run A:
Design sd_card_top, start of the top module:
module sd_card_top
#(
	parameter  SPI_LOW_SPEED_DIV = 248,          
	parameter  SPI_HIGH_SPEED_DIV = 0            
)
(
	input            clk,
	input            rst,
	output           SD_nCS,                     
	output           SD_DCLK,                    
	output           SD_MOSI,                    
	input            SD_MISO,                    
	output           sd_init_done,               
	input            sd_sec_read,                
	input[31:0]      sd_sec_read_addr,           
	output[7:0]      sd_sec_read_data,           
	output           sd_sec_read_data_valid,     
	output           sd_sec_read_end,            
	input            sd_sec_write,               
	input[31:0]      sd_sec_write_addr,          
	input[7:0]       sd_sec_write_data,          
	output           sd_sec_write_data_req,      
	output           sd_sec_write_end            
);
Settings: LEC_CHECK=0, ABC_AREA=1, CAP_MARGIN=30, CELL_PAD_IN_SITES_DETAIL_PLACEMENT=1, CORE_MARGIN=9, CORE_UTILIZATION=40, CTS_CLUSTER_SIZE=23, GPL_TIMING_DRIVEN=0, SETUP_SLACK_MARGIN=0.77, SLEW_MARGIN=20, TNS_END_PERCENT=55; clock period 3.35 ns.
run.sh (not shown) runs the stock make flow with config.mk's settings and CLKGATE_MAP_FILE=.
The inputs of run B differ from those of run A as listed below.
- a deleted TNS_END_PERCENT that had been 55
- a deleted GPL_TIMING_DRIVEN that had been 0
- a deleted CELL_PAD_IN_SITES_DETAIL_PLACEMENT that had been 1
- a change of CTS_CLUSTER_SIZE from 23 to 14
- a deleted ABC_AREA that had been 1
- a change of CORE_UTILIZATION from 40 to 70
- a deleted SETUP_SLACK_MARGIN that had been 0.77
- a change of CAP_MARGIN from 30 to 5
- a change of CORE_MARGIN from 9 to 2
- a change of the clock period (ns, I/O delays scaled along) from 3.35 to 2.22
==> comparison <==
- Run A was carried through to the last stage, and its layout satisfied the timing, design-rule and antenna checks.
- Although run B finished all stages, its layout failed final checks on negative setup slack.
- sd_card_cmd_m0.state[6] as the critical path launch point was reported by run A, and sd_card_cmd_m0.byte_cnt[1] by run B.
- NOTE: layout inverter count without the clock tree in run B falls short of that of run A
- Per the comparison of run B with run A, non-clock buffer count saw an increase, power attributed to combinational cells saw a decrease, number of detailed-route iterations in the first pass saw an increase.
Changes in run C relative to run B:
- CAP_MARGIN: 5 -> 20
- CTS_CLUSTER_SIZE: 14 -> unset
- CORE_UTILIZATION: 70 -> 40
- the clock period (ns, I/O delays scaled along): 2.22 -> 3.58
==> comparison <==
Run C went all the way through synthesis, placement and routing and the layout is clean on timing, DRC and antenna.
[run C vs run B] utilization after layout: lower in run C
Side by side, final setup violation count turned out lower in run C than in run B.
Delta (run C minus run B): share of the final layout cell area in sequential cells increased 1.7 points; cell area after layout now smaller; total detailed-routing wirelength fell about 28%; placed cell area fell about 4%.
Achievable frequency, run C vs run B: down by more than 10%
Between run C and run B, final cell count is lower for run B, run C comes in above that.
Class of the most critical hold timing path = register to register: run C; class of the most critical hold timing path = primary input to async pin: run B
Input-level comparison between run D and run C:
- CORE_UTILIZATION now 70, was 40
- SETUP_SLACK_MARGIN now -0.21, previously not set
- the clock period (ns, I/O delays scaled along) now 2.14, was 3.58
### Flow results
Run D: complete, dirty (negative setup slack). Run C | stages: all done | timing, DRC, antenna: all pass. Compared with run C, in run D via density per instance grew by 1.3, share of power burned in combinational logic picked up an extra 0.5 points. Run D vs. run C: final critical-path setup slack fell by 640 ps; TritonCTS buffer count went down 3; met2 layer usage reported by global route moved up; number of rows in the core area moved down. Run D vs run C: routed wire length up. Diff run C -> run D: first-pass GRT wire length climbed 8200 um; sequential share of layout area shows a reduction of 1.2 points; combined buffer and inverter count along the critical path decreased by 2 relative to the old numbers. For run C, the group drawing the most power was clock, unlike run D, where it was registers. Of the two values seen for cell with the largest stage delay on the worst path, sky130_fd_sc_hd__or4_4 was produced by run D and sky130_fd_sc_hd__nor3b_1 by run C. Looking at worst min-delay path class, the primary input to register result is from run D; the register to register one comes from run C.


== oak ==
Starting RTL as in the previous note.
==> flow/config.mk <==
export PLATFORM = sky130hd
export DESIGN_NAME = sd_card_top
export DESIGN_NICKNAME = sd_card_top
export VERILOG_FILES = /design/flow/design.v
export SDC_FILE = /design/flow/constraint.sdc
export NUM_CORES = 4
export LEC_CHECK = 0
export ABC_AREA = 1
export CAP_MARGIN = 20
export CORE_ASPECT_RATIO = 0.7
export CORE_MARGIN = 2
export CORE_UTILIZATION = 72
export CTS_CLUSTER_SIZE = 10
export HOLD_SLACK_MARGIN = 0.28
export PLACE_DENSITY_LB_ADDON = 0.01
export SETUP_SLACK_MARGIN = -0.04
export SLEW_MARGIN = 20
==> flow/constraint.sdc <==
create_clock -name core_clock -period 2.05 [get_ports {clk}]
set_input_delay 0.4100 -clock core_clock [delete_from_list [all_inputs] [get_ports {clk}]]
set_output_delay 0.4100 -clock core_clock [all_outputs]
set_load 0.01 [all_outputs]
Completing all stages was not enough for oak: its layout failed the final checks because of setup timing.
> inputs changed (oak -> pine)
Settings: SETUP_SLACK_MARGIN removed (was -0.04); PLACE_DENSITY_LB_ADDON removed (was 0.01); CORE_ASPECT_RATIO removed (was 0.7); ABC_AREA removed (was 1); HOLD_SLACK_MARGIN removed (was 0.28); CTS_CLUSTER_SIZE changed from 10 to 95; CORE_UTILIZATION changed from 72 to 60; the clock period (ns, I/O delays scaled along) changed from 2.05 to 4.08.
==> results <==
pine ended with every stage complete and zero timing, DRC or antenna violations.
In the tables for oak and pine, sequential fraction of total cell area reads higher with pine.
Total net switching power is higher on oak
Taking oak as the reference point, the power of pine falls by 4.9 mW.
Here is what was changed in the inputs of birch compared with pine.
Settings: removing CTS_CLUSTER_SIZE (formerly 95); changing CORE_UTILIZATION from 60 to 48; changing the clock period (ns, I/O delays scaled along) from 4.08 to 3.58.
--- outcome ---
birch reached the final stage; the timing, design-rule and antenna checks on its layout passed.
Going from pine to birch, combinational group power grows by about 16%.
The endpoint of the most critical setup path comes out sd_card_cmd_m0.byte_cnt[9] in one run and sd_card_cmd_m0.byte_cnt[7] in the other, namely in birch and pine respectively.
[birch] part of the power in the clock network rose 0.6 points relative to pine
In birch relative to pine, post-route cell area had gone up slightly.
pine → birch: power now sits higher; routed wire length increased about 4.5%; routability-driven placement congestion ratio went down 1.8%.


Starting RTL as in the previous note.
Settings: LEC_CHECK=0, ABC_AREA=0, CAP_MARGIN=20, CORE_MARGIN=2, CORE_UTILIZATION=72, CTS_CLUSTER_DIAMETER=356, CTS_CLUSTER_SIZE=32, HOLD_SLACK_MARGIN=-0.08, PLACE_DENSITY=0.44, SETUP_SLACK_MARGIN=0.3, SLEW_MARGIN=20; clock period 2.09 ns.
The baseline stopped in global routing on DPL-0038.
Change:
- ABC_AREA: 0 -> not set
- CORE_UTILIZATION: 72 -> 64
- CTS_CLUSTER_DIAMETER: 356 -> not set
- CTS_CLUSTER_SIZE: 32 -> not set
- HOLD_SLACK_MARGIN: -0.08 -> not set
- PLACE_DENSITY: 0.44 -> not set
- SETUP_SLACK_MARGIN: 0.3 -> 0.83
- clock period: 2.09 -> 3.4 ns (I/O delays scaled with it)
With this change the flow finished with timing, DRC and antenna clean.
Synthesized cell count stays the same.
Die size goes up by 12%.
Synthesized area is unchanged.
Change:
- ABC_AREA: not set -> 1
- CORE_UTILIZATION: 64 -> 72
- PLACE_DENSITY: not set -> 0.39
- SETUP_SLACK_MARGIN: 0.83 -> -0.04
- clock period: 3.4 -> 2.26 ns (I/O delays scaled with it)
Outcome:
- non-clock buffer count drops by 2
- sequential share of layout area drops by 0.60 points
- die area drops by 9.1%
Change:
- ABC_AREA: 1 -> not set
- CORE_UTILIZATION: 72 -> 66
- CTS_CLUSTER_SIZE: not set -> 15
- PLACE_DENSITY: 0.39 -> not set
- SETUP_SLACK_MARGIN: -0.04 -> not set
- clock period: 2.26 -> 2.24 ns (I/O delays scaled with it)
With this change the flow finished with negative setup slack left.
Area after synthesis goes down by 1.9%.
Sequential share of layout area goes down by 2.1 points.
Final area goes up by 5.1%.
Die area goes up by 6.8%.
Total power goes down by 7.7%.
Wire length goes up by 5.6%.


sd_card_top again, from the RTL that the note above started with.
==> flow/config.mk <==
export PLATFORM = sky130hd
export DESIGN_NAME = sd_card_top
export DESIGN_NICKNAME = sd_card_top
export VERILOG_FILES = /design/flow/design.v
export SDC_FILE = /design/flow/constraint.sdc
export NUM_CORES = 4
export LEC_CHECK = 0
export CAP_MARGIN = 20
export CORE_MARGIN = 2
export CORE_UTILIZATION = 32
export CTS_CLUSTER_SIZE = 73
export PLACE_DENSITY_LB_ADDON = 0.22
export SETUP_SLACK_MARGIN = 0.65
export SLEW_MARGIN = 20
==> flow/constraint.sdc <==
create_clock -name core_clock -period 4.18 [get_ports {clk}]
set_input_delay 0.8360 -clock core_clock [delete_from_list [all_inputs] [get_ports {clk}]]
set_output_delay 0.8360 -clock core_clock [all_outputs]
set_load 0.01 [all_outputs]
Rerun with:
- ABC_AREA: not set -> 1
- CORE_UTILIZATION: 32 -> 69
- CTS_CLUSTER_SIZE: 73 -> not set
- PLACE_DENSITY: not set -> 0.39
- PLACE_DENSITY_LB_ADDON: 0.22 -> not set
- SETUP_SLACK_MARGIN: 0.65 -> 0.14
- clock period: 4.18 -> 1.99 ns (I/O delays scaled with it)
The changed run finished but failed the layout checks on negative setup slack.
Sequential share of layout area fell by 3.4 points.
Core utilization rose by 52 points.
Synthesized cell count rose by 17%.
Worst setup slack gets worse by 1.2 ns.
Cell count rose by 3.8%.
Wire length rose by 40%.
Global-route usage rose by 22 points.


sd_card_top again, from the RTL that the note above started with.
==> flow/design.v (excerpt) <==
module sd_card_top
#(
	parameter  SPI_LOW_SPEED_DIV = 248,          
	parameter  SPI_HIGH_SPEED_DIV = 0            
)
(
	input            clk,
	input            rst,
	output           SD_nCS,                     
	output           SD_DCLK,                    
	output           SD_MOSI,                    
	input            SD_MISO,                    
	output           sd_init_done,               
	input            sd_sec_read,                
	input[31:0]      sd_sec_read_addr,           
	output[7:0]      sd_sec_read_data,           
	output           sd_sec_read_data_valid,     
	output           sd_sec_read_end,            
	input            sd_sec_write,               
	input[31:0]      sd_sec_write_addr,          
	input[7:0]       sd_sec_write_data,          
	output           sd_sec_write_data_req,      
	output           sd_sec_write_end            
);
wire[15:0]           spi_clk_div;                
wire                 cmd_req;                    
wire                 cmd_req_ack;                
wire                 cmd_req_error;              
wire[47:0]           cmd;                        
wire[7:0]            cmd_r1;                     
wire[15:0]           cmd_data_len;               
wire                 block_read_req;             
  ...
Settings: LEC_CHECK=0, ABC_AREA=0, CAP_MARGIN=40, CELL_PAD_IN_SITES_GLOBAL_PLACEMENT=1, CORE_ASPECT_RATIO=1.35, CORE_MARGIN=2, CORE_UTILIZATION=39, CTS_CLUSTER_DIAMETER=40, CTS_CLUSTER_SIZE=16, GPL_TIMING_DRIVEN=0, HOLD_SLACK_MARGIN=0.11, MAX_ROUTING_LAYER=met4, PLACE_DENSITY_LB_ADDON=0.09, SETUP_SLACK_MARGIN=0.01, SLEW_MARGIN=0, TNS_END_PERCENT=25; clock period 4.31 ns.
The first run completed without violations.
==> next run, changes <==
--- a/flow/config.mk
+++ b/flow/config.mk
@@ -9,0 +10 @@
+export CELL_PAD_IN_SITES_DETAIL_PLACEMENT = 1
@@ -13,2 +14,2 @@
-export CORE_UTILIZATION = 39
-export CTS_CLUSTER_DIAMETER = 40
+export CORE_UTILIZATION = 44
+export CTS_CLUSTER_DIAMETER = 274
@@ -15,0 +17 @@
+export GPL_ROUTABILITY_DRIVEN = 0
@@ -17 +19 @@
-export HOLD_SLACK_MARGIN = 0.11
+export HOLD_SLACK_MARGIN = 0.17
@@ -18,0 +21 @@
+export MIN_ROUTING_LAYER = met1
@@ -22 +25 @@
-export TNS_END_PERCENT = 25
+export TNS_END_PERCENT = 45
=> The changed run ran to the end with no violations; first-iteration DRC count came out higher by 13%; setup slack loses 0.056 ns; synthesized area does not change; routed wire length came out higher by 4.1%.
==> next run, changes <==
==> flow/config.mk (replaced) <==
export PLATFORM = sky130hd
export DESIGN_NAME = sd_card_top
export DESIGN_NICKNAME = sd_card_top
export VERILOG_FILES = /design/flow/design.v
export SDC_FILE = /design/flow/constraint.sdc
export NUM_CORES = 4
export LEC_CHECK = 0
export CAP_MARGIN = 20
export CORE_MARGIN = 2
export CORE_UTILIZATION = 40
export SLEW_MARGIN = 20
==> flow/constraint.sdc (replaced) <==
create_clock -name core_clock -period 3.79 [get_ports {clk}]
set_input_delay 0.7580 -clock core_clock [delete_from_list [all_inputs] [get_ports {clk}]]
set_output_delay 0.7580 -clock core_clock [all_outputs]
set_load 0.01 [all_outputs]
Effect:
- The changed run finished clean
- clock skew came out higher by 0.0047 ns
- hold slack gets better by 0.038 ns
- routed wire length came out lower by 14%
- sequential share of layout area came out lower by 0.36 points
- die area came out higher by 9.7%
- cell area came out higher by 0.83%
- final cell count came out lower by 0.42%
- maximum frequency came out higher by 2.4%
- setup slack gets worse by 0.44 ns
==> next run, changes <==
==> flow/constraint.sdc (replaced) <==
create_clock -name core_clock -period 5.0 [get_ports {clk}]
set_input_delay 1.0000 -clock core_clock [delete_from_list [all_inputs] [get_ports {clk}]]
set_output_delay 1.0000 -clock core_clock [all_outputs]
set_load 0.01 [all_outputs]
Worst setup slack is better by 0.92 ns.
Count of clock-buffer cells in the layout decreases by 6.
Sequential cell count stays the same.
Non-clock buffer count decreases by 6.
Power decreases by 22%.
Design area hardly moves.
Cell count decreases by 0.35%.
Worst hold slack is better by 0.0095 ns.
Global-route usage barely changes.
==> next run, changes <==
--- a/flow/config.mk
+++ b/flow/config.mk
@@ -7,0 +8 @@
+export ABC_AREA = 0
@@ -9,3 +10,9 @@
-export CORE_MARGIN = 2
-export CORE_UTILIZATION = 40
-export SLEW_MARGIN = 20
+export CORE_ASPECT_RATIO = 0.61
+export CORE_MARGIN = 6
+export CORE_UTILIZATION = 63
+export CTS_CLUSTER_SIZE = 25
+export GPL_TIMING_DRIVEN = 0
+export MAX_ROUTING_LAYER = met4
+export SETUP_SLACK_MARGIN = 0.93
+export SLEW_MARGIN = 10
+export TNS_END_PERCENT = 35
Total power shrinks by a few percent.
Utilization rises by 30 points.
Routed wire length is higher by about a fifth.
Sequential power hardly moves.
Fmax rises by roughly a tenth.
Clock power drops by roughly a tenth.


## v17
Starting RTL as in the previous note.
make LEC_CHECK=0 ABC_AREA=0 CAP_MARGIN=40 CELL_PAD_IN_SITES_DETAIL_PLACEMENT=1 CELL_PAD_IN_SITES_GLOBAL_PLACEMENT=1 CORE_ASPECT_RATIO=1.35 CORE_MARGIN=2 CORE_UTILIZATION=44 CTS_CLUSTER_DIAMETER=274 CTS_CLUSTER_SIZE=16 GPL_ROUTABILITY_DRIVEN=0 GPL_TIMING_DRIVEN=0 HOLD_SLACK_MARGIN=0.11 MAX_ROUTING_LAYER=met4 MIN_ROUTING_LAYER=met2 PLACE_DENSITY_LB_ADDON=0.09 SETUP_SLACK_MARGIN=0.01 SLEW_MARGIN=0 TNS_END_PERCENT=55 finish   # period 4.31 ns
v17 ended with every stage complete and zero timing, DRC or antenna violations.
What v12 does differently from v17 at the input level:
- a deleted GPL_TIMING_DRIVEN that had been 0
- a change of CTS_CLUSTER_SIZE from 16 to 14
- a change of TNS_END_PERCENT from 55 to 95
- a change of CORE_UTILIZATION from 44 to 61
- a deleted GPL_ROUTABILITY_DRIVEN that had been 0
- a deleted CTS_CLUSTER_DIAMETER that had been 274
- a change of SETUP_SLACK_MARGIN from 0.01 to -0.19
- a change of CAP_MARGIN from 40 to 20
- a deleted CELL_PAD_IN_SITES_DETAIL_PLACEMENT that had been 1
- a deleted HOLD_SLACK_MARGIN that had been 0.11
- a deleted PLACE_DENSITY_LB_ADDON that had been 0.09
- a deleted MIN_ROUTING_LAYER that had been met2
- a deleted MAX_ROUTING_LAYER that had been met4
- a change of SLEW_MARGIN from 0 to 30
- a change of the clock period (ns, I/O delays scaled along) from 4.31 to 1.99
Notes after the runs:
Of v17 and v12, just one finished clean: v17. In the metrics for v17 and v12, the one carrying the higher layout-stage area growth over the synthesis result is v12. Total power: v12 vs v17 up about 130%. Run comparison: v17 highest-delay cell along the critical path nor4_1; v12 highest-delay cell along the critical path or4_4. Compared with v17, v12 shows a higher worst vdd rail ir drop. For v17, the worst hold-check path type was reg2reg, unlike v12, where it was in2reg. Simple-gate share of the synthesized area came out exactly the same in v17 and v12.
Here is what was changed in the inputs of v20 compared with v12.
- removing ABC_AREA (formerly 0)
- changing CORE_UTILIZATION from 61 to 16
- removing CORE_ASPECT_RATIO (formerly 1.35)
- removing SETUP_SLACK_MARGIN (formerly -0.19)
- removing CELL_PAD_IN_SITES_GLOBAL_PLACEMENT (formerly 1)
- removing TNS_END_PERCENT (formerly 95)
- changing SLEW_MARGIN from 30 to 20
- removing CTS_CLUSTER_SIZE (formerly 14)
- changing the clock period (ns, I/O delays scaled along) from 1.99 to 5.65
- No stage failed in v20, and the final checks on the layout all came back clean.
- Sequential-to-total area share from yosys stat came out exactly the same in v12 and v20.
- Between v12 and v20, total of cells resized after clock tree synthesis is lower for v20, v12 comes in above that.
- Share of cell area taken by flip-flops and latches for v20: 1.3 points up relative to v12
- Compared v20 vs v12, and number of standard cells in the final layout excluding fillers is up in v20.
- The top power group comes out registers in one run and the clock network in the other, namely in v12 and v20 respectively.
- Portion of the clock cycle consumed by the worst path in the final layout is higher on v12
- Compared with v12, v20 shows a higher post-layout minimum cycle time.
- Synthesis-to-layout area growth: v20 < v12
Power figures rest on the tool's default switching activity, not on a simulated workload.
